**config.mk**
```make
export PLATFORM = sky130hd
export DESIGN_NAME = processor
export DESIGN_NICKNAME = processor
export VERILOG_FILES = /design/flow/design.v
export SDC_FILE = /design/flow/constraint.sdc
export NUM_CORES = 4
export LEC_CHECK = 0
export CAP_MARGIN = 15
export CELL_PAD_IN_SITES_DETAIL_PLACEMENT = 1
export CORE_MARGIN = 4
export CORE_UTILIZATION = 40
export CTS_CLUSTER_DIAMETER = 373
export CTS_CLUSTER_SIZE = 59
export GPL_TIMING_DRIVEN = 1
export HOLD_SLACK_MARGIN = 0.25
export MIN_ROUTING_LAYER = met2
export SETUP_SLACK_MARGIN = 1.73
export SLEW_MARGIN = 20
```
**constraint.sdc**
```tcl
create_clock -name core_clock -period 7.0 [get_ports {clk}]
set_input_delay 1.4000 -clock core_clock [delete_from_list [all_inputs] [get_ports {clk}]]
set_output_delay 1.4000 -clock core_clock [all_outputs]
set_load 0.01 [all_outputs]
```
**design.v**
```verilog
module processor
(
	output reg w_en,
	output reg done,
	output reg [7:0] addr,
	output reg [31:0] data_out,
	input clk,
	input rst_n,
	input start,
	input [31:0] data_in
);
	parameter RESET = 3'd0;
	parameter READ_DATA = 3'd1;
	parameter READ_INSTRUCTON = 3'd2;
	parameter DELAY = 3'd3;
	parameter EXECUTE = 3'd4;
	parameter ADD = 3'd0;
	parameter SUB = 3'd1;
	parameter MUL = 3'd2;
	parameter TR = 3'd3;
	parameter DET = 3'd4;
	reg [2:0] cs,ns;
	reg [1:0] read_data_counter;
	reg [3:0] a11,a12,a21,a22,b11,b12,b21,b22;
	always@(posedge clk or negedge rst_n)begin
		if(~rst_n) cs <= RESET;
		else cs <= ns;
	end
	always@(*)begin
		case(cs)
			RESET : ns = (start & rst_n) ? READ_DATA : RESET;
			READ_DATA : ns = (read_data_counter == 2) ? READ_INSTRUCTON : READ_DATA;
			READ_INSTRUCTON : ns = DELAY;
			DELAY : ns = EXECUTE;
			EXECUTE : ns = RESET;
			default : ns = RESET;
		endcase
	end
	always@(posedge clk or negedge rst_n)begin
		if(~rst_n)begin
			done <= 0;
			w_en <= 0;
			addr <= 8'd255;
			data_out <= 0;
			read_data_counter <= 0;
			a11 <= 0;
			a12 <= 0;
			a21 <= 0; 
			a22 <= 0;
			b11 <= 0;
			b12 <= 0;
			b21 <= 0;
			b22 <= 0;	
		end
		else begin
			case(ns)
				RESET : begin
					done <= 0;
					w_en <= 0;
					addr <= 8'd255;
					data_out <= 0;
					read_data_counter <= 0;
					a11 <= 0;
					a12 <= 0;
					a21 <= 0; 
					a22 <= 0;
					b11 <= 0;
					b12 <= 0;
					b21 <= 0;
					b22 <= 0;
				end
				READ_DATA : begin
					done <= 0;
					w_en <= 0;
					addr <= 8'd255;
					data_out <= 0;
					read_data_counter <= read_data_counter + 1;
					a11 <= data_in[3:0];
					a12 <= data_in[7:4];
					a21 <= data_in[11:8]; 
					a22 <= data_in[15:12];
					b11 <= data_in[19:16];
					b12 <= data_in[23:20];
					b21 <= data_in[27:24];
					b22 <= data_in[31:28];
				end
				READ_INSTRUCTON : begin
					done <= 0;
					w_en <= 0;
					addr <= 0;
					data_out <= 0;
					read_data_counter <= 0;
					a11 <= a11;
					a12 <= a12;
					a21 <= a21; 
					a22 <= a22;
					b11 <= b11;
					b12 <= b12;
					b21 <= b21;
					b22 <= b22;
				end
				DELAY : begin
					done <= done;
					w_en <= w_en;
					addr <= addr;
					data_out <= 0;
					read_data_counter <= 0;
					a11 <= a11;
					a12 <= a12;
					a21 <= a21; 
					a22 <= a22;
					b11 <= b11;
					b12 <= b12;
					b21 <= b21;
					b22 <= b22;
				end
				EXECUTE : begin
					addr <= data_in[7:0];
					read_data_counter <= read_data_counter;
					a11 <= a11;
					a12 <= a12;
					a21 <= a21; 
					a22 <= a22;
					b11 <= b11;
					b12 <= b12;
					b21 <= b21;
					b22 <= b22;
					case(data_in[31:29])
						ADD : begin
							done <= 1;
							w_en <= 1;
							data_out [7:0] <= $signed(a11) + $signed(b11);
							data_out [15:8] <= $signed(a12) + $signed(b12);
							data_out [23:16] <= $signed(a21) + $signed(b21);
							data_out [31:24] <= $signed(a22) + $signed(b22);
						end
						SUB : begin
							done <= 1;
							w_en <= 1;
							data_out [7:0] <= $signed(a11) - $signed(b11);
							data_out [15:8] <= $signed(a12) - $signed(b12);
							data_out [23:16] <= $signed(a21) - $signed(b21);
							data_out [31:24] <= $signed(a22) - $signed(b22);
						end
						MUL : begin
							done <= 1;
							w_en <= 1;
							data_out [7:0] <= ($signed(a11) * $signed(b11)) + ($signed(a12) * $signed(b21));
							data_out [15:8] <= ($signed(a11) * $signed(b12)) + ($signed(a12) * $signed(b22));
							data_out [23:16] <= ($signed(a21) * $signed(b11)) + ($signed(a22) * $signed(b21));
							data_out [31:24] <= ($signed(a21) * $signed(b12)) + ($signed(a22) * $signed(b22));
						end
						TR : begin
							done <= 1;
							w_en <= 1;
							data_out [7:0] <= {a11[3],a11[3],a11[3],a11[3],a11};
							data_out [15:8] <= {a21[3],a21[3],a21[3],a21[3],a21};
							data_out [23:16] <= {a12[3],a12[3],a12[3],a12[3],a12};
							data_out [31:24] <= {a22[3],a22[3],a22[3],a22[3],a22};
						end
						DET : begin
							done <= 1;
							w_en <= 1;
							data_out <= ($signed(a11) * $signed(a22)) - ($signed(a12) * $signed(a21));
						end
						default : begin
							done <= 0;
							w_en <= 0;
						end
					endcase
				end
			endcase
		end
	end
endmodule
```
**run.sh**
```bash
#!/bin/bash
# the make line also repeats each setting of config.mk as NAME=value (left out here)
make -C /OpenROAD-flow-scripts/flow DESIGN_CONFIG=/design/flow/config.mk WORK_HOME=/design/flow/orfs CLKGATE_MAP_FILE= finish
```
==> results.txt, run 1 <==
yosys + openroad results -> clk buf depth=2, gr usage total=38.9%, CP max FO=11, worst r2r dst=data_out[18]$_DFFE_PN0P_, FF-to-FF Start=a12[2]$_DFFE_PN0P_, synthesized area=between 0.01 and 0.015 sq mm, HPWL Detailed=30,700 um, chip area=approximately 0.032 sq mm, register clock-pin slew on the reported worst setup and hold paths=roughly 80 ps, worst slew pin tran=~1200 ps, Core Util at FP=40.5%, Final Max Slew Viols=0, yosys xor share=7.20%, tool warning count=56, GR Overflow Total=0, Setup Skew=16.0 ps, cell with the most instances after synthesis=inv_1, Post-synth ARST share=100%, final setup TNS=0 ps, Final Hold Slack=443 ps, WP data arrival=approximately 5400 ps, worst setup margin=between 1500 and 2000 ps, post-synth cell types=49, Largest logic family=adder cells, DR WL/cell=23.2 um, status=timing/DRC/antenna clean, final net count=1,683, CTS Hold Bufs=0, Bufs and invs on worst path=4, CP max stage delay=540 ps, wire length of the first global-routing pass=62,700 um, fa+ha+maj area frac=40.7%, Reg area=around 0.002 sq mm, fin crit share=between 70% and 80%, Simple-Gate Area Share=11.9%, Boundary Pins=77, critical path's slowest cell=a2111oi_0, Mux area share=less than 1%, max-cap violations=0, area leader, netlist=fa_1, Syn-to-layout area delta=13.8%, routability cong.=1.00, 1st-pass router iterations=17, Synth warnings=1, DR iter-0 viols=2,630, CP Depth=18, CTS tree=built, pin count of the biggest net entering global routing=51, Critical Path RT=between 7000 and 8000 ps, CP Capture Point=data_out[18]$_DFFE_PN0P_, RSZ-0062 raised after global routing=no, AND-OR/OR-AND share of the synthesized area=12.7%, Seq/Total Area, Yosys=17.3%, hold endpoint=cs[0]$_DFF_PN1_, cells in synth_stat.txt=1,297, DRT Wirelength=40,600 um, Hold Crit Class=reg -> reg, FP Rows=~62, Rel. slew slack=approximately 17%, syn nets=1,623, yosys stat area=0.0116 sq mm, Worst Min Path Start=cs[1]$_DFF_PN0_, Setup WS pre-CTS=1450 ps, Fillers=3,319, clock root buffer=clkbuf_16, clk latency late pin=370 ps, Area leader share=24.8%, R2R cell count=18, Worst Setup End Kind=flop, vias per cell=7.48, core area=~0.029 sq mm, initial antenna violation count=0, r2r setup slk=1890 ps, die height=about 180 um, Comb gate area=roughly 0.0086 sq mm, Synth Area per Inst=8.95 sq um, Worst Setup SP=a12[2]$_DFFE_PN0P_, Final Hold Viols=0, delay-heaviest family, CP=adder cells, Synth top cells by count=238 x inv_1, 147 x ha_1, 144 x fa_1, Post-DRT Antenna Nets=0, crit start category=flop, PortBufs=76, TritonCTS buffer count=9, Main area contributors=fa_1 25%, ha_1 16%, dfrtp_1 15%, Setup violations, final=0, Synth flops=80, min Tclk post-route=5110 ps, DR DRC count=0, vias in the first global route=15,686, Via Count=about 13,000, synthesized instance count=about 1,300, flip-flops with a built-in enable=0, CTS H-tree lvls=3, WS Path Type=reg -> reg, cell mode on critical path=fa_1, crit path cell chain=buf_6, and2_1, fa_1, fa_1, ha_1, inv_1, fa_1, inv_1, fa_1, inv_1, ha_4, a31oi_4, a22oi_2, a31oi_2, xnor2_2, nor2_2, a2111oi_0, a21o_1, WHS Path Cells=1, Die W=178 um, clk sinks=80, Commonest flop=dfrtp_1, fmax=196 MHz
stage by stage:
step	util [%]	cells	cell area [sq um]
after floorplan	-	1297	11600
after global routing	46.1	1746	13200
after CTS	45.9	1746	13100
final	46.1	1747	13200
after global placement	44.7	1727	12800
after detailed placement	44.7	1727	12800
layout make-up:
cell class | instances | area share [%]
multi-input cells | 930 | 64.9
well taps | 384 | 3.64
clock buffers | 10 | 1.73
clock inverters | 6 | 0.568
flip-flops and latches | 80 | 15.4
diodes | 1 | 0.0189
repair buffers | 94 | 6.89
inverters | 242 | 6.89
routing by layer:
metal	vias to the layer above	global-route usage, %	part of all wire (%)
met2	3626	44.4	46
met5	-	17.5	0.91
li1	4231	-	-
met4	20	11.3	11
met1	4648	-	0
met3	538	52.5	41
what timing repair did:
action                                  CTS  global route
resized                                  10            16
buffers inserted                          3             0
pin swaps                                 1             0
cloned                                    0             0
endpoints found under the setup margin   22            23
==> run 2: changes to the inputs <==
- CAP_MARGIN: 15 -> 20
- CELL_PAD_IN_SITES_DETAIL_PLACEMENT: 1 -> default
- CORE_MARGIN: 4 -> 2
- CORE_UTILIZATION: 40 -> 14
- CTS_CLUSTER_DIAMETER: 373 -> default
- CTS_CLUSTER_SIZE: 59 -> default
- GPL_TIMING_DRIVEN: 1 -> default
- HOLD_SLACK_MARGIN: 0.25 -> default
- MIN_ROUTING_LAYER: met2 -> default
- SETUP_SLACK_MARGIN: 1.73 -> default
- clock period: 7.0 -> 8.63 ns (I/O delays scaled with it)
==> run 2 against run 1 <==
Compared with the run above:
- final area grew 5.8%
- wire length shrank 8.7%
- non-clock buffer count is 4 lower
- sequential share of layout area decreased by 0.99 points
- critical path depth grew 1
- fmax is 7.0% lower
- synthesized area is the same
- die area went up to 2.7 times the previous value
- clock skew shrank 4.6 ps
==> results.txt, run 2 <==
yosys + openroad results -> CTS H-tree lvls=3 (unchanged), register clock-pin slew on the reported worst setup and hold paths=70 ps (about the same), Via Count=9,075 (-31%), final net count=1,679 (-0.24%), synthesized area=0.0116 sq mm (unchanged), syn nets=1,623 (unchanged), CP Capture Point=data_out[23]$_DFFE_PN0P_, DRT Wirelength=37,100 um (-8.7%), vias in the first global route=9,214 (-41%), Core Util at FP=14.1% (-26 points), core area=0.0821 sq mm (+190%), critical path's slowest cell=dfrtp_1, Seq/Total Area, Yosys=17.3% (unchanged), Syn-to-layout area delta=20.4%, TritonCTS buffer count=9 (unchanged), Setup violations, final=0 (unchanged), tool warning count=56 (unchanged), Synth flops=80 (unchanged), Synth Area per Inst=8.95 sq um (unchanged), fin crit share=63.7% (-9.3 points), 1st-pass router iterations=5 (-12), min Tclk post-route=5500 ps (+386 ps), yosys stat area=0.0116 sq mm (unchanged), chip area=0.0852 sq mm (+170%), Hold Crit Class=reg -> reg, fmax=182 MHz (-7.0%), RSZ-0062 raised after global routing=no, Final Hold Viols=0 (unchanged), crit start category=flop, Setup Skew=11.4 ps (-4.58 ps), WS Path Type=reg -> reg, clk latency late pin=360 ps (about the same), wire length of the first global-routing pass=57,400 um (-8.5%), crit path cell chain=clkinv_1, nor2_1, fa_1, inv_1, ha_1, ha_1, inv_1, fa_1, inv_1, fa_1, inv_1, ha_1, a31oi_1, a22oi_1, a31oi_1, xnor2_2, o21bai_4, nor2_1, a221o_1, DR DRC count=0 (unchanged), hold endpoint=cs[0]$_DFF_PN1_, setup repair bufs after CTS=0 (-3), status=timing/DRC/antenna clean, Commonest flop=dfrtp_1, die height=292 um (+64%), worst slew pin tran=973 ps (-275 ps), yosys xor share=7.20% (unchanged), clock root buffer=clkbuf_16, Synth top cells by count=238 x inv_1, 147 x ha_1, 144 x fa_1, Post-DRT Antenna Nets=0 (unchanged), Main area contributors=fa_1 25%, ha_1 16%, dfrtp_1 15%, placed cell areas=0.0136 sq mm (+6.6%), Simple-Gate Area Share=11.9% (unchanged), pin count of the biggest net entering global routing=74 (+45%), Worst Setup End Kind=flop, post-synth cell types=49 (unchanged), post-route cell area=0.0140 sq mm (+5.8%), DR iter-0 viols=751 (-71%), Bufs and invs on worst path=5 (+1), final setup TNS=0 ps (unchanged), Largest logic family=adder cells, worst r2r dst=data_out[23]$_DFFE_PN0P_, max-cap violations=0 (unchanged), Synth warnings=1 (unchanged), initial antenna violation count=5 (+5), cell with the most instances after synthesis=inv_1, CP max stage delay=540 ps (about the same), cells in synth_stat.txt=1,297 (unchanged), PortBufs=76 (unchanged), AND-OR/OR-AND share of the synthesized area=12.7% (unchanged), FF-to-FF Start=a22[3]$_DFFE_PN0P_, PostCTS Resize Cnt=0 (-10), Boundary Pins=77 (unchanged), CP max FO=11 (unchanged), HPWL Detailed=30,300 um (-1.2%), FP Rows=105 (+69%), WP data arrival=5740 ps (+320 ps), r2r setup slk=3130 ps (+1240 ps), CTS tree=built, CTS Hold Bufs=0 (unchanged), cell mode on critical path=inv_1, Worst Min Path Start=cs[1]$_DFF_PN0_, Rel. slew slack=34.9% (+18 points), Final Max Slew Viols=0 (unchanged), Die W=292 um (+64%), clk sinks=80 (unchanged), Critical Path RT=8870 ps (+1560 ps), clk buf depth=2 (unchanged), flip-flops with a built-in enable=0 (unchanged), delay-heaviest family, CP=adder cells, synthesized instance count=1,297 (unchanged), DR WL/cell=15.3 um (-34%), fa+ha+maj area frac=40.7% (unchanged), area leader, netlist=fa_1, CP Depth=19 (+1), GR Overflow Total=0 (unchanged), Area leader share=24.8% (unchanged), gr usage total=8.91% (-30 points), Worst Setup SP=a22[3]$_DFFE_PN0P_, WHS Path Cells=1 (unchanged), Mux area share=0.733% (unchanged), Post-synth ARST share=100% (unchanged), vias per cell=3.74 (-50%), routability cong.=0.902 (-10%), R2R cell count=19 (+1)
==> run 2: final cells by class <==
type	count	area [sq um]
Multi-Input combinational cell	930	8520
Tap cell	1070	1340
Sequential cell	80	2010
Timing Repair Buffer	90	896
Antenna cell	1	2.50
Inverter	242	908
Fill cell	9171	68100
Clock inverter	6	61.3
Clock buffer	10	229
==> run 2: layer usage <==
layer	up-vias	share of wire [%]	track usage (%)
met1	4472	48	12.8
met4	6	1.6	2.10
met5	-	0.097	0
li1	4264	-	-
met3	38	9.1	2.76
met2	295	41	12.9
==> run 2: metrics by stage <==
| step | utilization (%) | hold WS, ps | setup slack (ps) | instances |
|---|---|---|---|---|
| 6_report | 17.0 | 432 | 3130 | 2429 |
| 2_1_floorplan | - | 397 | 3800 | 1297 |
| 3_3_place_gp | 16.6 | 422 | 3180 | 2410 |
| 3_5_place_dp | 16.6 | 423 | 3160 | 2410 |
| 5_1_grt | 17.0 | 457 | 2830 | 2428 |
| 4_1_cts | 17.0 | 439 | 3140 | 2426 |
==> run 3: changes to the inputs <==
- ABC_AREA: default -> 1
- CAP_MARGIN: 20 -> 25
- CELL_PAD_IN_SITES_DETAIL_PLACEMENT: default -> 0
- CORE_ASPECT_RATIO: default -> 1.02
- CORE_MARGIN: 2 -> 3
- CORE_UTILIZATION: 14 -> 57
- GPL_TIMING_DRIVEN: default -> 1
- MAX_ROUTING_LAYER: default -> met4
- PLACE_DENSITY_LB_ADDON: default -> 0.15
- SETUP_SLACK_MARGIN: default -> -0.08
- TNS_END_PERCENT: default -> 35
- clock period: 8.63 -> 5.87 ns (I/O delays scaled with it)
==> run 3 against run 2 <==
Compared with the run above:
- first-iteration DRC count is 15% higher
- setup slack worse by 2300 ps
- synthesized cell count up 30%
- cell count fell by 17%
- hold slack improved by 15 ps
- count of clock-buffer cells in the layout shrank 1
- critical path depth increased by 4
- non-clock buffer count is 1 lower
- final area fell by 0.81%
==> results.txt, run 3 <==
yosys + openroad results -> placed cell areas=0.0135 sq mm (-0.79%), Boundary Pins=77 (unchanged), cells in synth_stat.txt=1,684 (+30%), Commonest flop=dfrtp_1, cell mode on critical path=inv_1, area leader, netlist=fa_1, Mux area share=0% (-0.73 points), AND-OR/OR-AND share of the synthesized area=10.3% (-2.4 points), post-synth cell types=45 (-8.2%), DRT Wirelength=35,400 um (-4.4%), Simple-Gate Area Share=19.0% (+7.1 points), CP Depth=23 (+4), syn nets=2,010 (+24%), fmax=197 MHz (+8.4%), crit start category=flop, pin count of the biggest net entering global routing=73 (-1.4%), WS Path Type=reg -> reg, gr usage total=31.3% (+22 points), post-route cell area=0.0139 sq mm (-0.81%), synthesized instance count=1,684 (+30%), critical path's slowest cell=dfrtp_1, DR DRC count=0 (unchanged), DR WL/cell=17.5 um (+15%), Worst Setup End Kind=flop, delay-heaviest family, CP=adder cells, min Tclk post-route=5070 ps (-426 ps), setup repair bufs after CTS=0 (unchanged), synthesized area=0.0125 sq mm (+7.8%), worst slew pin tran=758 ps (-215 ps), clock root buffer=clkbuf_16, routability cong.=0.956 (+6.0%), Core Util at FP=58.2% (+44 points), Hold Crit Class=reg -> reg, clk buf depth=2 (unchanged), flip-flops with a built-in enable=0 (unchanged), R2R cell count=23 (+4), Final Hold Viols=0 (unchanged), clk latency late pin=360 ps (about the same), crit path cell chain=inv_1, nor2_1, fa_1, inv_1, ha_1, ha_1, inv_1, fa_1, inv_1, fa_1, inv_1, ha_1, nand2_1, o21ai_1, nand3_1, inv_1, nor2_1, inv_1, nand2_1, nand3_4, nand2_2, o21ai_0, nand2_1, status=timing/DRC/antenna clean, Syn-to-layout area delta=10.7%, Rel. slew slack=49.3% (+14 points), RSZ-0062 raised after global routing=no, chip area=0.0238 sq mm (-72%), max-cap violations=0 (unchanged), final net count=2,064 (+23%), fa+ha+maj area frac=37.7% (-3.0 points), yosys xor share=2.59% (-4.6 points), CTS Hold Bufs=0 (unchanged), CP Capture Point=data_out[8]$_DFFE_PN0P_, die height=156 um (-47%), DR iter-0 viols=865 (+15%), WHS Path Cells=1 (unchanged), vias in the first global route=11,073 (+20%), Worst Setup SP=a22[3]$_DFFE_PN0P_, worst r2r dst=data_out[8]$_DFFE_PN0P_, yosys stat area=0.0125 sq mm (+7.8%), fin crit share=86.4% (+23 points), Die W=153 um (-48%), FP Rows=54 (-49%), initial antenna violation count=1 (-4), WP data arrival=5310 ps (-430 ps), Synth Area per Inst=7.43 sq um (-17%), Largest logic family=adder cells, CTS tree=built, Setup Skew=8.74 ps (-2.70 ps), vias per cell=5.44 (+46%), core area=0.0215 sq mm (-74%), Post-synth ARST share=100% (unchanged), 1st-pass router iterations=5 (unchanged), Post-DRT Antenna Nets=0 (unchanged), Bufs and invs on worst path=7 (+2), PostCTS Resize Cnt=0 (unchanged), Synth warnings=1 (unchanged), Worst Min Path Start=cs[1]$_DFF_PN0_, CP max FO=15 (+4), GR Overflow Total=0 (unchanged), Synth top cells by count=418 x inv_1, 391 x nand2_1, 147 x ha_1, tool warning count=56 (unchanged), clk sinks=80 (unchanged), TritonCTS buffer count=9 (unchanged), hold endpoint=cs[0]$_DFF_PN1_, PortBufs=76 (unchanged), register clock-pin slew on the reported worst setup and hold paths=70 ps (about the same), cell with the most instances after synthesis=inv_1, r2r setup slk=800 ps (-2330 ps), CP max stage delay=740 ps (+200 ps), Final Max Slew Viols=0 (unchanged), Main area contributors=fa_1 23%, ha_1 15%, dfrtp_1 14%, Via Count=11,005 (+21%), Seq/Total Area, Yosys=16.1% (-1.3 points), HPWL Detailed=28,200 um (-6.8%), final setup TNS=0 ps (unchanged), CTS H-tree lvls=3 (unchanged), FF-to-FF Start=a22[3]$_DFFE_PN0P_, Setup violations, final=0 (unchanged), wire length of the first global-routing pass=57,400 um (about the same), Area leader share=23.0% (-1.8 points), Synth flops=80 (unchanged), Critical Path RT=6110 ps (-2760 ps)
==> run 3: metrics by stage <==
| step | util, % | hold slack [ps] | worst slack (ps) | instances |
|---|---|---|---|---|
| floorplan | - | 405 | 1310 | 1684 |
| global placement | 62.9 | 410 | 991 | 2005 |
| detailed placement | 62.9 | 444 | 870 | 2006 |
| CTS | 64.4 | 460 | 860 | 2022 |
| global route | 64.5 | 470 | 455 | 2024 |
| finish | 64.5 | 448 | 796 | 2024 |
==> run 3: area by class of cell <==
type | count | area [sq um]
multi-input combinational | 1134 | 8710
fill | 1934 | 7630
sequential | 80 | 2010
inverter | 424 | 1590
timing repair buffer | 89 | 876
tap | 280 | 350
clock buffer | 9 | 225
clock inverter | 7 | 87.6
antenna | 1 | 2.50
==> run 3: per-layer routing <==
layer / global-route usage, % / share of wire (%) / vias up
met3: 6.60 / 8.5 / 121
met4: 12.0 / 4.4 / 0
met5: - / 0 / -
met2: 50.7 / 47 / 452
li1: - / - / 5228
met1: 38.8 / 40 / 5204
==> run 4: changes to the inputs <==
- ABC_AREA: 1 -> default
- CAP_MARGIN: 25 -> 20
- CELL_PAD_IN_SITES_DETAIL_PLACEMENT: 0 -> default
- CORE_ASPECT_RATIO: 1.02 -> default
- CORE_MARGIN: 3 -> 2
- CORE_UTILIZATION: 57 -> 59
- GPL_TIMING_DRIVEN: 1 -> default
- MAX_ROUTING_LAYER: met4 -> default
- PLACE_DENSITY_LB_ADDON: 0.15 -> default
- SETUP_SLACK_MARGIN: -0.08 -> 0.92
- TNS_END_PERCENT: 35 -> default
- clock period: 5.87 -> 4.68 ns (I/O delays scaled with it)
==> run 4 against run 3 <==
Compared with the run above:
- still clean
- clock skew is 1.7 ps higher
- critical path depth is 3 lower
- fmax grew 10%
- hold slack worse by 3.2 ps
- wire length shrank 4.3%
- critical endpoint is now data_out[23]$_DFFE_PN0P_
==> results.txt, run 4 <==
yosys + openroad results -> HPWL Detailed=26,900 um (-4.6%), crit start category=flop, CTS H-tree lvls=3 (unchanged), CP max FO=5 (-10), Core Util at FP=59.8% (+1.6 points), Diodes inserted=0 (-1), clk latency late pin=360 ps (about the same), DR DRC count=0 (unchanged), Critical Path RT=4930 ps (-1180 ps), WS Path Type=reg -> reg, Post-synth ARST share=100% (unchanged), final setup TNS=0 ps (unchanged), Worst Setup End Kind=flop, hold endpoint=cs[0]$_DFF_PN1_, Largest logic family=adder cells, worst slew pin tran=1020 ps (+267 ps), CTS tree=built, clk sinks=80 (unchanged), fa+ha+maj area frac=40.7% (+3.0 points), Final Hold Slack=444 ps (-3.17 ps), Worst Min Path Start=cs[1]$_DFF_PN0_, Setup Skew=10.4 ps (+1.66 ps), gr usage total=34.1% (+2.9 points), Hold Crit Class=reg -> reg, delay-heaviest family, CP=adder cells, DR WL/cell=19.9 um (+14%), Via Count=9,589 (-13%), fin crit share=98.3% (+12 points), min Tclk post-route=4600 ps (-471 ps), core area=0.0194 sq mm (-9.7%), WHS Path Cells=1 (unchanged), chip area=0.0208 sq mm (-12%), placed insts=1,655 (-17%), PortBufs=76 (unchanged), worst r2r dst=data_out[23]$_DFFE_PN0P_, 1st-pass router iterations=9 (+4), Setup violations, final=0 (unchanged), post-route cell area=0.0141 sq mm (+1.8%), wire length of the first global-routing pass=52,700 um (-8.1%), syn nets=1,623 (-19%), Commonest flop=dfrtp_1, vias in the first global route=9,549 (-14%), Bufs and invs on worst path=6 (-1), clk buf depth=2 (unchanged), Mux area share=0.733% (+0.73 points), yosys stat area=0.0116 sq mm (-7.3%), flip-flops with a built-in enable=0 (unchanged), AND-OR/OR-AND share of the synthesized area=12.7% (+2.4 points), RSZ-0062 raised after global routing=yes, register clock-pin slew on the reported worst setup and hold paths=80 ps (about the same), synthesized area=0.0116 sq mm (-7.3%), r2r setup slk=80 ps (-720 ps), post-synth cell types=49 (+8.9%), critical path's slowest cell=fa_1, Final Hold Viols=0 (unchanged), Boundary Pins=77 (unchanged), Area leader share=24.8% (+1.8 points), cell with the most instances after synthesis=inv_1, FP Rows=51 (-5.6%), placed cell areas=0.0132 sq mm (-2.6%), CTS Hold Bufs=0 (unchanged), Worst Setup SP=a12[3]$_DFFE_PN0P_, fmax=217 MHz (+10%), routability cong.=0.944 (-1.3%), final cell count without fillers=1,707 (-16%), CP Depth=20 (-13%), Seq/Total Area, Yosys=17.3% (+1.3 points), die height=144 um (-7.3%), Post-DRT Antenna Nets=0 (unchanged), GR Overflow Total=0 (unchanged), Die W=144 um (-5.5%), DRT Wirelength=33,900 um (-4.3%), Synth flops=80 (unchanged), Synth Area per Inst=8.95 sq um (+20%), status=timing/DRC/antenna clean, area leader, netlist=fa_1, crit path cell chain=nand2_4, buf_6, fa_1, inv_1, ha_1, ha_1, inv_2, fa_1, inv_2, fa_1, inv_2, ha_4, a31oi_4, a22oi_2, a31oi_2, xnor2_2, o21bai_4, buf_12, nor2_4, a221o_1, pin count of the biggest net entering global routing=51 (-30%), initial antenna violation count=0 (-1), DR iter-0 viols=790 (-8.7%), Synth top cells by count=238 x inv_1, 147 x ha_1, 144 x fa_1, Final Max Slew Viols=0 (unchanged), WP data arrival=4850 ps (-460 ps), FF-to-FF Start=a12[3]$_DFFE_PN0P_, CP Capture Point=data_out[23]$_DFFE_PN0P_, Syn-to-layout area delta=21.5%, synthesized instance count=1,297 (-23%), tool warning count=61 (+8.9%), CP max stage delay=530 ps (-210 ps), Main area contributors=fa_1 25%, ha_1 16%, dfrtp_1 15%, TritonCTS buffer count=9 (unchanged), Rel. slew slack=31.2% (-18 points), yosys xor share=7.20% (+4.6 points), final net count=1,763 (-15%), R2R cell count=20 (-13%), clock root buffer=clkbuf_16, max-cap violations=0 (unchanged), Simple-Gate Area Share=11.9% (-7.1 points), vias per cell=5.62 (+3.3%), Synth warnings=1 (unchanged), cells in synth_stat.txt=1,297 (-23%)
-- run 4: metrics by stage --
stage	utilization, %	worst slack (ps)
after CTS	71.0	179
after floorplan	-	161
after global placement	67.9	90.6
after detailed placement	67.9	30.0
after global routing	72.7	-50.9
final	72.7	77.3
-- run 4: cell type report --
type	instances	area (sq um)
Multi-Input combinational cell	930	8920
Fill cell	1575	5300
Sequential cell	80	2030
Timing Repair Buffer	174	1580
Inverter	242	930
Tap cell	265	332
Clock buffer	9	225
Clock inverter	7	97.6
-- run 4: layer usage --
layer  vias up  GRT usage (%)  routed length [um]
met5         -              0                   0
met1      4678           48.8               14900
met4         0           10.2                 930
met2       420           52.7               15300
li1       4429              -                   -
met3        62           7.09                2830
-- run 4: repair_timing --
action | in CTS | in global routing
setup endpoints to repair | 29 | 29
gates resized | 33 | 52
buffers inserted | 19 | 16
pin swaps | 21 | 40
gates cloned | 1 | 0
==> run 5: changes to the inputs <==
- ABC_AREA: default -> 1
- CORE_ASPECT_RATIO: default -> 0.5
- CTS_CLUSTER_DIAMETER: default -> 371
- CTS_CLUSTER_SIZE: default -> 99
- PLACE_DENSITY_LB_ADDON: default -> 0.16
- SETUP_SLACK_MARGIN: 0.92 -> 0.74
- TNS_END_PERCENT: default -> 20
- clock period: 4.68 -> 5.06 ns (I/O delays scaled with it)
==> run 5 against run 4 <==
Compared with the run above:
- first-iteration DRC count up 38%
- die area up 8.0%
- cell count up 22%
- synthesized area up 7.8%
- still clean
- setup slack better by 470 ps
==> results.txt, run 5 <==
yosys + openroad results -> final setup TNS=0 ps (unchanged), Setup violations, final=0 (unchanged), critical path's slowest cell=fa_2, worst slew pin tran=1090 ps (+62.9 ps), yosys xor share=2.59% (-4.6 points), clk latency late pin=350 ps (about the same), Syn-to-layout area delta=18.3%, Worst Min Path Start=cs[1]$_DFF_PN0_, Setup Skew=14.5 ps (+4.08 ps), Core Util at FP=60.5% (+0.65 points), CP Capture Point=data_out[17]$_DFFE_PN0P_, area leader, netlist=fa_1, crit path cell chain=buf_8, nand2_1, inv_1, fa_1, fa_1, fa_2, fa_1, ha_4, ha_4, nand2_1, inv_1, nand3_2, inv_2, nor2_4, nand3_2, nand3_4, nand2_4, inv_2, nand2_1, nand2_1, nand2_1, Commonest flop=dfrtp_1, DR iter-0 viols=1,089 (+38%), Fillers=1,634 (+3.7%), vias per cell=5.55 (-1.3%), HPWL Detailed=29,600 um (+9.8%), delay-heaviest family, CP=adder cells, wire length of the first global-routing pass=59,900 um (+14%), Seq/Total Area, Yosys=16.1% (-1.3 points), max-cap violations=0 (unchanged), crit start category=flop, hold endpoint=cs[0]$_DFF_PN1_, synthesized instance count=1,684 (+30%), PortBufs=76 (unchanged), syn nets=2,010 (+24%), Main area contributors=fa_1 23%, ha_1 15%, dfrtp_1 14%, Synth flops=80 (unchanged), fin crit share=89.2% (-9.2 points), RSZ-0062 raised after global routing=yes, min Tclk post-route=4510 ps (-91.6 ps), worst r2r dst=data_out[17]$_DFFE_PN0P_, Final Max Slew Viols=0 (unchanged), Core Util, Final=71.5% (-1.2 points), Via Count=11,552 (+20%), Synth warnings=1 (unchanged), chip area=0.0225 sq mm (+8.0%), clk sinks=80 (unchanged), CP max FO=10 (+5), fmax=222 MHz (+2.0%), AND-OR/OR-AND share of the synthesized area=10.3% (-2.4 points), R2R cell count=21 (+5.0%), FP Rows=37 (-27%), CTS Hold Bufs=0 (unchanged), CTS tree=built, Mux area share=0% (-0.73 points), DRT Wirelength=37,600 um (+11%), post-synth cell types=45 (-8.2%), Critical Path RT=5300 ps (+370 ps), initial antenna violation count=0 (unchanged), Synth Area per Inst=7.43 sq um (-17%), Synth top cells by count=418 x inv_1, 391 x nand2_1, 147 x ha_1, core area=0.0207 sq mm (+6.7%), synthesized area=0.0125 sq mm (+7.8%), Simple-Gate Area Share=19.0% (+7.1 points), DR WL/cell=18.1 um (-9.1%), flip-flops with a built-in enable=0 (unchanged), Diodes inserted=0 (unchanged), die height=107 um (-26%), Boundary Pins=77 (unchanged), Post-DRT Antenna Nets=0 (unchanged), cells in synth_stat.txt=1,684 (+30%), Worst Setup End Kind=flop, Area leader share=23.0% (-1.8 points), Rel. slew slack=27.4% (-3.9 points), CTS H-tree lvls=3 (unchanged), gr usage total=34.9% (+0.83 points), cell with the most instances after synthesis=inv_1, Bufs and invs on worst path=5 (-1), pin count of the biggest net entering global routing=76 (+49%), Largest logic family=adder cells, TritonCTS buffer count=9 (unchanged), fa+ha+maj area frac=37.7% (-3.0 points), Post-synth ARST share=100% (unchanged), clock root buffer=clkbuf_16, Hold Crit Class=reg -> reg, tool warning count=58 (-4.9%), GR Overflow Total=0 (unchanged), Die W=210 um (+46%), 1st-pass router iterations=6 (-3), worst setup margin=549 ps (+472 ps), yosys stat area=0.0125 sq mm (+7.8%), routability cong.=0.973 (+3.1%), cell mode on critical path=nand2_1, placed cell areas=0.0137 sq mm (+3.9%), register clock-pin slew on the reported worst setup and hold paths=70 ps (about the same), DR DRC count=0 (unchanged), FF-to-FF Start=a11[2]$_DFFE_PN0P_, vias in the first global route=11,602 (+21%), WP data arrival=4750 ps (-100 ps), clk buf depth=2 (unchanged), CP Depth=21 (+5.0%), WHS Path Cells=1 (unchanged), r2r setup slk=550 ps (+470 ps), Final Hold Viols=0 (unchanged), Worst Setup SP=a11[2]$_DFFE_PN0P_, Setup WS pre-CTS=242 ps (+212 ps), final net count=2,131 (+21%), post-route cell area=0.0148 sq mm (+4.9%), CP max stage delay=590 ps (+60 ps), status=timing/DRC/antenna clean, Final Hold Slack=442 ps (-2.12 ps), WS Path Type=reg -> reg
run 5: timing repair:
item                       in CTS  in global routing
resized                        86                 26
buffers inserted               40                  5
pin swaps                      32                 13
setup endpoints to repair      29                 29
run 5: area by class of cell:
type | instances | area [sq um] | share of cell area (%)
clock buffer | 10 | 239 | 1.61
multi-input combinational | 1134 | 9090 | 61.4
timing repair buffer | 156 | 1420 | 9.58
sequential | 80 | 2040 | 13.8
clock inverter | 6 | 48.8 | 0.330
inverter | 424 | 1620 | 10.9
tap | 273 | 342 | 2.31
run 5: layer usage:
metal	GRT usage (%)	wire, um	vias to the layer above
li1	-	-	5358
met1	45.3	15500	5588
met2	58.9	17500	512
met3	7.85	3460	94
met4	11.1	1220	0
met5	0	0	-
run 5: stage by stage:
step                std cells
CTS                      2078
global route             2083
global placement         2022
finish                   2083
detailed placement       2022
floorplan                1684
==> run 6: changes to the inputs <==
- ABC_AREA: 1 -> default
- CAP_MARGIN: 20 -> 15
- CORE_ASPECT_RATIO: 0.5 -> default
- CORE_UTILIZATION: 59 -> 72
- CTS_CLUSTER_DIAMETER: 371 -> 28
- CTS_CLUSTER_SIZE: 99 -> 14
- HOLD_SLACK_MARGIN: default -> -0.05
- PLACE_DENSITY_LB_ADDON: 0.16 -> 0.27
- SETUP_SLACK_MARGIN: 0.74 -> 1.26
- TNS_END_PERCENT: 20 -> 5
- clock period: 5.06 -> 4.61 ns (I/O delays scaled with it)
==> run 6 against run 5 <==
Compared with the run above:
- the layout now fails its checks (setup timing)
- non-clock buffer count fell by 8
- via count fell by 15%
- critical path type unchanged
- synthesized area fell by 7.3%
- wire length fell by 11%
==> results.txt, run 6 <==
yosys + openroad results -> status=failed layout checks, layout check failures=setup timing, RSZ-0062 raised after global routing=yes, post-synth cell types=49 (+8.9%), Synth top cells by count=238 x inv_1, 147 x ha_1, 144 x fa_1, Synth flops=80 (unchanged), Critical Path RT=4850 ps (-450 ps), FF-to-FF Start=a11[2]$_DFFE_PN0P_, cells in synth_stat.txt=1,297 (-23%), tool warning count=59 (+1.7%), routability cong.=1.02 (+4.5%), flip-flops with a built-in enable=0 (unchanged), Area leader share=24.8% (+1.8 points), Main area contributors=fa_1 25%, ha_1 16%, dfrtp_1 15%, Worst Min Path Start=cs[1]$_DFF_PN0_, core area=0.0158 sq mm (-24%), syn nets=1,623 (-19%), CP max FO=6 (-4), TritonCTS buffer count=9 (unchanged), 1st-pass router iterations=5 (-1), final setup TNS=-705 ps (-705 ps), Seq/Total Area, Yosys=17.3% (+1.3 points), Bufs and invs on worst path=1 (-4), final net count=1,737 (-18%), clk buf depth=2 (unchanged), chip area=0.0171 sq mm (-24%), Via Count=9,859 (-15%), Final Hold Viols=0 (unchanged), Core Util at FP=73.3% (+13 points), vias in the first global route=10,156 (-12%), Setup Skew=10.3 ps (-4.20 ps), yosys xor share=7.20% (+4.6 points), Worst Setup End Kind=flop, cell mode on critical path=fa_1, Die W=131 um (-38%), crit start category=flop, die height=131 um (+22%), Worst Setup SP=a11[2]$_DFFE_PN0P_, HPWL Detailed=26,800 um (-9.5%), synthesized instance count=1,297 (-23%), vias per cell=6.04 (+8.9%), clk sinks=80 (unchanged), gr usage total=40.9% (+5.9 points), DR DRC count=0 (unchanged), R2R cell count=15 (-29%), Boundary Pins=77 (unchanged), CTS H-tree lvls=3 (unchanged), worst setup margin=-57.4 ps (-606 ps), wire length of the first global-routing pass=52,000 um (-13%), final cell count without fillers=1,633 (-22%), initial antenna violation count=0 (unchanged), fmax=214 MHz (-3.3%), clock root buffer=clkbuf_16, Hold Crit Class=reg -> reg, register clock-pin slew on the reported worst setup and hold paths=70 ps (about the same), pin count of the biggest net entering global routing=58 (-24%), WHS Path Cells=1 (unchanged), max-cap violations=0 (unchanged), min Tclk post-route=4670 ps (+156 ps), Syn-to-layout area delta=17.3%, Post-DRT Antenna Nets=0 (unchanged), worst r2r dst=data_out[27]$_DFFE_PN0P_, DRT Wirelength=33,300 um (-11%), r2r setup slk=-60 ps (-610 ps), PortBufs=76 (unchanged), AND-OR/OR-AND share of the synthesized area=12.7% (+2.4 points), Commonest flop=dfrtp_1, WP data arrival=4910 ps (+160 ps), Setup violations, final=16 (+16), FP Rows=46 (+24%), clk latency late pin=360 ps (about the same), WS Path Type=reg -> reg, CTS tree=built, CP max stage delay=580 ps (about the same), critical path's slowest cell=fa_1, CP Depth=15 (-29%), worst slew pin tran=1110 ps (+23.2 ps), CP Capture Point=data_out[27]$_DFFE_PN0P_, Mux area share=0.733% (+0.73 points), DR iter-0 viols=1,003 (-7.9%), synthesized area=0.0116 sq mm (-7.3%), Rel. slew slack=25.8% (-1.5 points), GR Overflow Total=0 (unchanged), area leader, netlist=fa_1, fin crit share=101% (+12 points), placed insts=1,608 (-20%), delay-heaviest family, CP=adder cells, Fillers=885 (-46%), Synth warnings=1 (unchanged), Post-synth ARST share=100% (unchanged), CTS Hold Bufs=0 (unchanged), Largest logic family=adder cells, Final Hold Slack=430 ps (-12.4 ps), cell with the most instances after synthesis=inv_1, Simple-Gate Area Share=11.9% (-7.1 points), DR WL/cell=20.4 um (+13%), fa+ha+maj area frac=40.7% (+3.0 points), Final Max Slew Viols=0 (unchanged), Synth Area per Inst=8.95 sq um (+20%), hold endpoint=cs[0]$_DFF_PN1_, crit path cell chain=nand2b_4, fa_1, inv_1, fa_1, fa_1, fa_1, ha_4, ha_4, o21ai_2, a22oi_2, a31oi_4, xnor2_2, nor2_2, o22ai_1, a22o_1, yosys stat area=0.0116 sq mm (-7.3%)
==> run 6: cell type report <==
cell class	instances	area, sq um	share of cell area [%]
multi-input combinational	930	8750	64.3
sequential	80	2030	14.9
timing repair buffer	148	1320	9.68
inverter	242	922	6.78
tap	216	270	1.99
clock buffer	11	233	1.71
clock inverter	5	81.3	0.598
antenna	1	2.50	0.0184
==> run 6: metal layers <==
layer  track usage, %  vias to the layer above  wire (um)
li1                 -                     4379          -
met1             51.2                     4737      12500
met2             64.9                      572      15300
met3             12.1                      171       3630
met4             20.6                        0       1950
met5                0                        -          0
==> run 6: what timing repair did <==
item,4_1_cts,5_1_grt
gates resized,15,24
pin swaps,11,7
endpoints found under the hold margin,0,0
setup buffers,3,5
setup endpoints to repair,30,31
==> run 6: metrics by stage <==
step           worst slack (ps)  cell area, sq um  util (%)
3_3_place_gp               55.5             13100      82.7
3_5_place_dp               -141             13100      82.7
4_1_cts                   -14.9             13500      85.2
2_1_floorplan              90.8             11800         -
5_1_grt                    -181             13600      86.0
6_report                  -57.4             13600      86.0
==> run 7: changes to the inputs <==
- CAP_MARGIN: 15 -> 20
- CTS_CLUSTER_DIAMETER: 28 -> default
- CTS_CLUSTER_SIZE: 14 -> default
- HOLD_SLACK_MARGIN: -0.05 -> default
- PLACE_DENSITY_LB_ADDON: 0.27 -> 0.25
- SETUP_SLACK_MARGIN: 1.26 -> 0.74
- TNS_END_PERCENT: 5 -> default
- clock period: 4.61 -> 6.53 ns (I/O delays scaled with it)
==> run 7 against run 6 <==
Compared with the run above:
- now clean on timing, DRC and antenna
- via count down 3.0%
- synthesized cell count did not move
- core utilization decreased by 4.9 points
- flip-flop count unchanged
- non-clock buffer count down 61
- hold slack better by 6.7 ps
- synthesized area did not move
- register-to-register slack improved by 1000 ps
- critical endpoint is now data_out[23]$_DFFE_PN0P_
- setup slack better by 1000 ps
==> results.txt, run 7 <==
yosys + openroad results -> Final Hold Slack=437 ps (+6.67 ps), Final Max Slew Viols=0 (unchanged), crit start category=flop, Commonest flop=dfrtp_1, chip area=0.0171 sq mm (unchanged), critical path's slowest cell=dfrtp_1, CP Capture Point=data_out[23]$_DFFE_PN0P_, AND-OR/OR-AND share of the synthesized area=12.7% (unchanged), Critical Path RT=6770 ps (+1920 ps), Post-synth ARST share=100% (unchanged), Bufs and invs on worst path=5 (+4), worst slew pin tran=1020 ps (-88.0 ps), 1st-pass router iterations=7 (+2), vias in the first global route=9,641 (-5.1%), Diodes inserted=0 (-1), FP Rows=46 (unchanged), syn nets=1,623 (unchanged), cells in synth_stat.txt=1,297 (unchanged), Core Util at FP=73.3% (unchanged), Post-DRT Antenna Nets=0 (unchanged), WS Path Type=reg -> reg, RSZ-0062 raised after global routing=no, placed cell areas=0.0126 sq mm (-4.1%), core area=0.0158 sq mm (unchanged), DR iter-0 viols=988 (-1.5%), pin count of the biggest net entering global routing=67 (+16%), post-route cell area=0.0128 sq mm (-5.7%), Seq/Total Area, Yosys=17.3% (unchanged), fin crit share=85.0% (-16 points), cell with the most instances after synthesis=inv_1, fmax=180 MHz (-16%), HPWL Detailed=24,400 um (-8.8%), status=timing/DRC/antenna clean, Largest logic family=adder cells, worst setup margin=979 ps (+1040 ps), Area leader share=24.8% (unchanged), final setup TNS=0 ps (+705 ps), Worst Setup End Kind=flop, Rel. slew slack=31.8% (+5.9 points), register clock-pin slew on the reported worst setup and hold paths=70 ps (about the same), CP max stage delay=530 ps (-50 ps), area leader, netlist=fa_1, Setup violations, final=0 (-16), Die W=131 um (unchanged), Via Count=9,568 (-3.0%), Setup Skew=6.81 ps (-3.47 ps), Synth warnings=1 (unchanged), DR DRC count=0 (unchanged), routability cong.=0.995 (-2.2%), fa+ha+maj area frac=40.7% (unchanged), Main area contributors=fa_1 25%, ha_1 16%, dfrtp_1 15%, yosys xor share=7.20% (unchanged), clock root buffer=clkbuf_16, WP data arrival=5790 ps (+880 ps), yosys stat area=0.0116 sq mm (unchanged), DR WL/cell=20.0 um (-2.1%), Simple-Gate Area Share=11.9% (unchanged), vias per cell=6.09 (+0.88%), synthesized area=0.0116 sq mm (unchanged), PortBufs=76 (unchanged), worst r2r dst=data_out[23]$_DFFE_PN0P_, clk buf depth=2 (unchanged), gr usage total=39.1% (-1.7 points), CP max FO=11 (+5), CTS tree=built, Worst Setup SP=a22[3]$_DFFE_PN0P_, CP Depth=19 (+4), min Tclk post-route=5550 ps (+884 ps), clk latency late pin=360 ps (about the same), clk sinks=80 (unchanged), CTS H-tree lvls=3 (unchanged), GR Overflow Total=0 (unchanged), Synth flops=80 (unchanged), Final Hold Viols=0 (unchanged), tool warning count=56 (-5.1%), Syn-to-layout area delta=10.6%, R2R cell count=19 (+4), CTS Hold Bufs=0 (unchanged), PostCTS Resize Cnt=0 (-15), cell mode on critical path=inv_1, crit path cell chain=clkinv_1, nor2_1, fa_1, inv_1, ha_1, ha_1, inv_1, fa_1, inv_1, fa_1, inv_1, ha_1, a31oi_1, a22oi_1, a31oi_1, xnor2_2, o21bai_4, nor2_1, a221o_1, FF-to-FF Start=a22[3]$_DFFE_PN0P_, initial antenna violation count=1 (+1), max-cap violations=0 (unchanged), Boundary Pins=77 (unchanged), WHS Path Cells=1 (unchanged), Hold Crit Class=reg -> reg, r2r setup slk=980 ps (+1040 ps), die height=131 um (unchanged), wire length of the first global-routing pass=50,300 um (-3.3%), hold endpoint=cs[0]$_DFF_PN1_, Synth top cells by count=238 x inv_1, 147 x ha_1, 144 x fa_1, delay-heaviest family, CP=adder cells, final net count=1,676 (-3.5%), synthesized instance count=1,297 (unchanged), DRT Wirelength=31,400 um (-5.8%), setup repair bufs after CTS=0 (-3), Synth Area per Inst=8.95 sq um (unchanged), Mux area share=0.733% (unchanged), flip-flops with a built-in enable=0 (unchanged), TritonCTS buffer count=9 (unchanged), Worst Min Path Start=cs[1]$_DFF_PN0_, post-synth cell types=49 (unchanged), Setup WS pre-CTS=1090 ps (+1230 ps)
-- run 7: metrics by stage --
step / cells / utilization (%)
floorplan: 1297 / -
global placement: 1555 / 79.3
detailed placement: 1555 / 79.3
CTS: 1571 / 81.1
global route: 1571 / 81.1
finish: 1571 / 81.1
-- run 7: cell type report --
cell class,instances,area (sq um)
inverters,242,908
well taps,216,270
multi-input cells,930,8520
clock inverters,5,38.8
clock buffers,11,243
flip-flops and latches,80,2010
fillers,1016,3000
repair buffers,87,841
-- run 7: metal layers --
| layer | routed length [um] | vias to the layer above | track usage [%] | part of all wire, % |
|---|---|---|---|---|
| li1 | - | 4248 | - | - |
| met3 | 3610 | 110 | 9.77 | 11 |
| met4 | 1150 | 0 | 13.8 | 3.7 |
| met2 | 14600 | 585 | 62.6 | 47 |
| met5 | 0 | - | 0 | 0 |
| met1 | 12000 | 4625 | 52.3 | 38 |
==> run 8: changes to the inputs <==
- CAP_MARGIN: 20 -> 15
- CELL_PAD_IN_SITES_DETAIL_PLACEMENT: default -> 0
- CELL_PAD_IN_SITES_GLOBAL_PLACEMENT: default -> 3
- CORE_ASPECT_RATIO: default -> 0.89
- CORE_MARGIN: 2 -> 4
- CORE_UTILIZATION: 72 -> 19
- CTS_CLUSTER_DIAMETER: default -> 228
- GPL_TIMING_DRIVEN: default -> 1
- HOLD_SLACK_MARGIN: default -> 0.05
- MAX_ROUTING_LAYER: default -> met4
- PLACE_DENSITY_LB_ADDON: 0.25 -> 0.1
- SETUP_SLACK_MARGIN: 0.74 -> 0.97
- SLEW_MARGIN: 20 -> 25
- clock period: 6.53 -> 5.88 ns (I/O delays scaled with it)
==> run 8 against run 7 <==
Compared with the run above:
- largest cell class unchanged
- wire length grew 49%
- critical endpoint unchanged
- cell count increased by 39%
- highest routed layer unchanged
- fmax up 16%
==> results.txt, run 8 <==
yosys + openroad results -> DR iter-0 viols=497 (-50%), CTS tree=built, core area=0.0605 sq mm (+280%), crit start category=flop, HPWL Detailed=37,600 um (+54%), TritonCTS buffer count=9 (unchanged), status=timing/DRC/antenna clean, met1 usage in global routing=22.6% (-30 points), final setup TNS=0 ps (unchanged), cell with the most instances after synthesis=inv_1, CP max stage delay=560 ps (+30 ps), cell mode on critical path=fa_1, Synth warnings=1 (unchanged), Die W=270 um (+110%), Core Util at FP=19.2% (-54 points), min Tclk post-route=4790 ps (-757 ps), yosys xor share=7.20% (unchanged), WHS Path Cells=1 (unchanged), Main area contributors=fa_1 25%, ha_1 16%, dfrtp_1 15%, Core Util, Final=23.3% (-58 points), post-synth cell types=49 (unchanged), fin crit share=81.5% (-3.5 points), clk buf depth=2 (unchanged), tool warning count=57 (+1.8%), worst setup margin=1090 ps (+107 ps), Setup violations, final=0 (unchanged), Boundary Pins=77 (unchanged), Final Hold Slack=456 ps (+19.9 ps), initial antenna violation count=4 (+3), Synth top cells by count=238 x inv_1, 147 x ha_1, 144 x fa_1, Worst Min Path Start=cs[1]$_DFF_PN0_, Largest logic family=adder cells, vias per cell=4.09 (-33%), GRT busiest layer=met1, cells in synth_stat.txt=1,297 (unchanged), r2r setup slk=1090 ps (+110 ps), Hold Crit Class=reg -> reg, Rel. slew slack=47.5% (+16 points), synthesized area=0.0116 sq mm (unchanged), final net count=1,719 (+2.6%), flip-flops with a built-in enable=0 (unchanged), RSZ-0062 raised after global routing=yes, DR DRC count=0 (unchanged), max-cap violations=0 (unchanged), Simple-Gate Area Share=11.9% (unchanged), area leader, netlist=fa_1, pin count of the biggest net entering global routing=51 (-24%), vias in the first global route=9,502 (-1.4%), Final Hold Viols=0 (unchanged), critical path's slowest cell=fa_1, FP Rows=85 (+85%), FF-to-FF Start=a11[2]$_DFFE_PN0P_, met2 Use GR=21.7% (-41 points), Worst Setup SP=a11[2]$_DFFE_PN0P_, clock root buffer=clkbuf_16, chip area=0.0651 sq mm (+280%), Bufs and invs on worst path=2 (-3), CTS Hold Bufs=0 (unchanged), register clock-pin slew on the reported worst setup and hold paths=80 ps (about the same), gr usage total=15.0% (-24 points), worst r2r dst=data_out[23]$_DFFE_PN0P_, WS Path Type=reg -> reg, Syn-to-layout area delta=21.4%, clk sinks=80 (unchanged), yosys stat area=0.0116 sq mm (unchanged), synthesized instance count=1,297 (unchanged), R2R cell count=16 (-3), GR Layer Usage met3=2.53% (-7.2 points), Setup WS pre-CTS=613 ps (-478 ps), Mux area share=0.733% (unchanged), Final Max Slew Viols=0 (unchanged), DRT Wirelength=46,900 um (+49%), worst slew pin tran=787 ps (-236 ps), Synth Area per Inst=8.95 sq um (unchanged), Area leader share=24.8% (unchanged), WP data arrival=5070 ps (-720 ps), fa+ha+maj area frac=40.7% (unchanged), AND-OR/OR-AND share of the synthesized area=12.7% (unchanged), Worst Setup End Kind=flop, Commonest flop=dfrtp_1, hold endpoint=cs[0]$_DFF_PN1_, Post-synth ARST share=100% (unchanged), delay-heaviest family, CP=adder cells, DR WL/cell=21.5 um (+7.4%), Setup Skew=14.9 ps (+8.07 ps), Critical Path RT=6150 ps (-620 ps), crit path cell chain=nand2b_1, fa_1, inv_1, fa_1, fa_1, fa_1, ha_4, ha_4, o21ai_1, a22oi_2, a31oi_2, xnor2_2, o21bai_4, buf_12, nor2_1, a221o_1, CP max FO=5 (-6), CP Depth=16 (-3), wire length of the first global-routing pass=68,500 um (+36%), syn nets=1,623 (unchanged), PortBufs=76 (unchanged), Synth flops=80 (unchanged), Seq/Total Area, Yosys=17.3% (unchanged), routability cong.=0.808 (-19%), CP Capture Point=data_out[23]$_DFFE_PN0P_, fmax=209 MHz (+16%), CTS H-tree lvls=3 (unchanged), GR Overflow Total=0 (unchanged), Post-DRT Antenna Nets=0 (unchanged), Via Count=8,926 (-6.7%), 1st-pass router iterations=4 (-3), clk latency late pin=390 ps (+30 ps), die height=241 um (+84%)
[run 8: per-layer routing]
metal	vias to the layer above	wire length (um)
met2	138	19400
li1	4339	-
met3	17	1610
met5	-	0
met4	0	355
met1	4432	25500
[run 8: area by class of cell]
class,instances,area [sq um]
antenna,3,7.51
timing repair buffer,130,1210
sequential,80,2020
clock buffer,9,225
multi-input combinational,930,8660
fill,6583,46400
inverter,242,917
tap,783,980
clock inverter,7,62.6
[run 8: through the flow]
stage / instance area, sq um / cells
finish: 14100 / 2184
global route: 14100 / 2183
CTS: 13800 / 2170
detailed placement: 13500 / 2151
global placement: 13500 / 2151
floorplan: 11600 / 1297
[run 8: timing repair]
| action | 4_1_cts | 5_1_grt |
|---|---|---|
| pin swaps | 2 | 7 |
| gates cloned | 0 | 1 |
| resized | 16 | 27 |
| setup endpoints to repair | 25 | 23 |
| buffers inserted | 3 | 10 |
==> run 9: changes to the inputs <==
- ABC_AREA: default -> 1
- CAP_MARGIN: 15 -> 20
- CELL_PAD_IN_SITES_DETAIL_PLACEMENT: 0 -> default
- CELL_PAD_IN_SITES_GLOBAL_PLACEMENT: 3 -> default
- CORE_ASPECT_RATIO: 0.89 -> default
- CORE_MARGIN: 4 -> 2
- CORE_UTILIZATION: 19 -> 70
- CTS_CLUSTER_DIAMETER: 228 -> 28
- GPL_TIMING_DRIVEN: 1 -> default
- HOLD_SLACK_MARGIN: 0.05 -> default
- PLACE_DENSITY_LB_ADDON: 0.1 -> default
- SETUP_SLACK_MARGIN: 0.97 -> 0.11
- SLEW_MARGIN: 25 -> 20
- clock period: 5.88 -> 3.95 ns (I/O delays scaled with it)
==> run 9 against run 8 <==
Compared with the run above:
- flip-flop count unchanged
- largest cell class unchanged
- highest routed layer unchanged
- critical path type unchanged
- register-to-register slack got worse by 2300 ps
- critical endpoint is now data_out[6]$_DFFE_PN0P_
- now fails the layout checks on setup timing
- count of clock-buffer cells in the layout unchanged
- synthesized area increased by 7.8%
- hold slack got worse by 7.3 ps
- first-iteration DRC count increased to 4.9 times the previous value
- setup slack got worse by 2300 ps
- global-route usage increased by 37 points
==> results.txt, run 9 <==
yosys + openroad results -> status=failed layout checks, layout check failures=setup timing, Syn-to-layout area delta=26.6%, Post-synth ARST share=100% (unchanged), Worst Setup SP=a11[0]$_DFFE_PN0P_, chip area=0.0190 sq mm (-71%), r2r setup slk=-1200 ps (-2280 ps), CTS H-tree lvls=3 (unchanged), Commonest flop=dfrtp_1, Synth Area per Inst=7.43 sq um (-17%), Die W=138 um (-49%), GR Overflow Total=0 (unchanged), placed cell areas=0.0149 sq mm (+10%), Largest logic family=adder cells, synthesized instance count=1,684 (+30%), DR DRC count=0 (unchanged), core area=0.0174 sq mm (-71%), critical path's slowest cell=fa_1, Setup Skew=17.9 ps (+3.04 ps), fin crit share=130% (+49 points), routability cong.=1.00 (+24%), HPWL Detailed=31,400 um (-16%), CP max FO=3 (-2), tool warning count=62 (+8.8%), Post-DRT Antenna Nets=0 (unchanged), placed insts=2,115 (-1.7%), Core Util at FP=71.8% (+53 points), DR iter-0 viols=2,454 (+390%), Seq/Total Area, Yosys=16.1% (-1.3 points), syn nets=2,010 (+24%), CP Depth=23 (+7), fmax=194 MHz (-6.8%), Synth top cells by count=418 x inv_1, 391 x nand2_1, 147 x ha_1, Final Hold Viols=0 (unchanged), Via Count=14,233 (+59%), Mux area share=0% (-0.73 points), DR WL/cell=24.3 um (+13%), CP Capture Point=data_out[6]$_DFFE_PN0P_, FF-to-FF Start=a11[0]$_DFFE_PN0P_, min Tclk post-route=5150 ps (+352 ps), CTS tree=built, WP data arrival=5420 ps (+350 ps), 1st-pass router iterations=20 (+16), Main area contributors=fa_1 23%, ha_1 15%, dfrtp_1 14%, cells in synth_stat.txt=1,684 (+30%), Simple-Gate Area Share=19.0% (+7.1 points), AND-OR/OR-AND share of the synthesized area=10.3% (-2.4 points), PortBufs=76 (unchanged), Final Max Slew Viols=0 (unchanged), CP max stage delay=600 ps (+40 ps), worst slew pin tran=1250 ps (+459 ps), Worst Setup End Kind=flop, cell with the most instances after synthesis=inv_1, hold endpoint=cs[0]$_DFF_PN1_, vias per cell=6.60 (+62%), Core Util, Final=91.0% (+68 points), Boundary Pins=77 (unchanged), max-cap violations=0 (unchanged), FP Rows=48 (-44%), clk latency late pin=400 ps (about the same), post-route cell area=0.0158 sq mm (+12%), DRT Wirelength=52,300 um (+12%), TritonCTS buffer count=9 (unchanged), yosys xor share=2.59% (-4.6 points), crit path cell chain=buf_4, nor2_2, fa_1, inv_1, ha_1, ha_1, inv_1, fa_1, inv_1, fa_1, inv_2, ha_4, nand2_2, o21ai_4, inv_2, nor2_4, o21ai_1, nand2_1, nand2_1, nand3_1, nand3_1, nand2_2, nand2_1, delay-heaviest family, CP=adder cells, R2R cell count=23 (+7), pin count of the biggest net entering global routing=42 (-18%), Setup WS pre-CTS=-513 ps (-1130 ps), Synth flops=80 (unchanged), die height=138 um (-43%), post-synth cell types=45 (-8.2%), Rel. slew slack=16.9% (-31 points), initial antenna violation count=0 (-4), Bufs and invs on worst path=6 (+4), WHS Path Cells=1 (unchanged), WS Path Type=reg -> reg, Critical Path RT=4230 ps (-1920 ps), fa+ha+maj area frac=37.7% (-3.0 points), worst setup margin=-1200 ps (-2280 ps), wire length of the first global-routing pass=71,200 um (+3.9%), RSZ-0062 raised after global routing=yes, synthesized area=0.0125 sq mm (+7.8%), clk buf depth=2 (unchanged), Hold Crit Class=reg -> reg, area leader, netlist=fa_1, yosys stat area=0.0125 sq mm (+7.8%), gr usage total=52.0% (+37 points), clock root buffer=clkbuf_16, register clock-pin slew on the reported worst setup and hold paths=90 ps (about the same), crit start category=flop, final net count=2,250 (+31%), worst r2r dst=data_out[6]$_DFFE_PN0P_, final cell count without fillers=2,155 (-1.3%), Worst Min Path Start=cs[1]$_DFF_PN0_, vias in the first global route=14,053 (+48%), clk sinks=80 (unchanged), flip-flops with a built-in enable=0 (unchanged), Area leader share=23.0% (-1.8 points), Setup violations, final=29 (+29), Synth warnings=1 (unchanged), CTS Hold Bufs=0 (unchanged)
## run 9: what timing repair did
item / 4_1_cts / 5_1_grt
setup endpoints to repair: 29 / 30
gates resized: 66 / 59
pin swaps: 29 / 35
buffers inserted: 16 / 6
cloned: 1 / 0
## run 9: through the flow
step	hold slack [ps]	TNS, ps
final	449	-29140
after global routing	469	-29250
after CTS	454	-9970
after detailed placement	439	-12470
after global placement	414	-9170
after floorplan	405	-5880
## run 9: area by class of cell
cell class              instances  area [sq um]
repair buffers                274          2320
inverters                     424          1600
well taps                     225           282
multi-input cells            1135          9270
flip-flops and latches         80          2030
clock inverters                 7           110
fillers                       743          1570
clock buffers                   9           225
diodes                          1          2.50
## run 9: layer usage
| layer | vias to the layer above | GRT usage [%] | part of all wire (%) |
|---|---|---|---|
| li1 | 5606 | - | - |
| met2 | 1544 | 79.8 | 42 |
| met5 | - | - | 0 |
| met1 | 6410 | 57.4 | 31 |
| met3 | 673 | 17.2 | 16 |
| met4 | 0 | 36.1 | 11 |
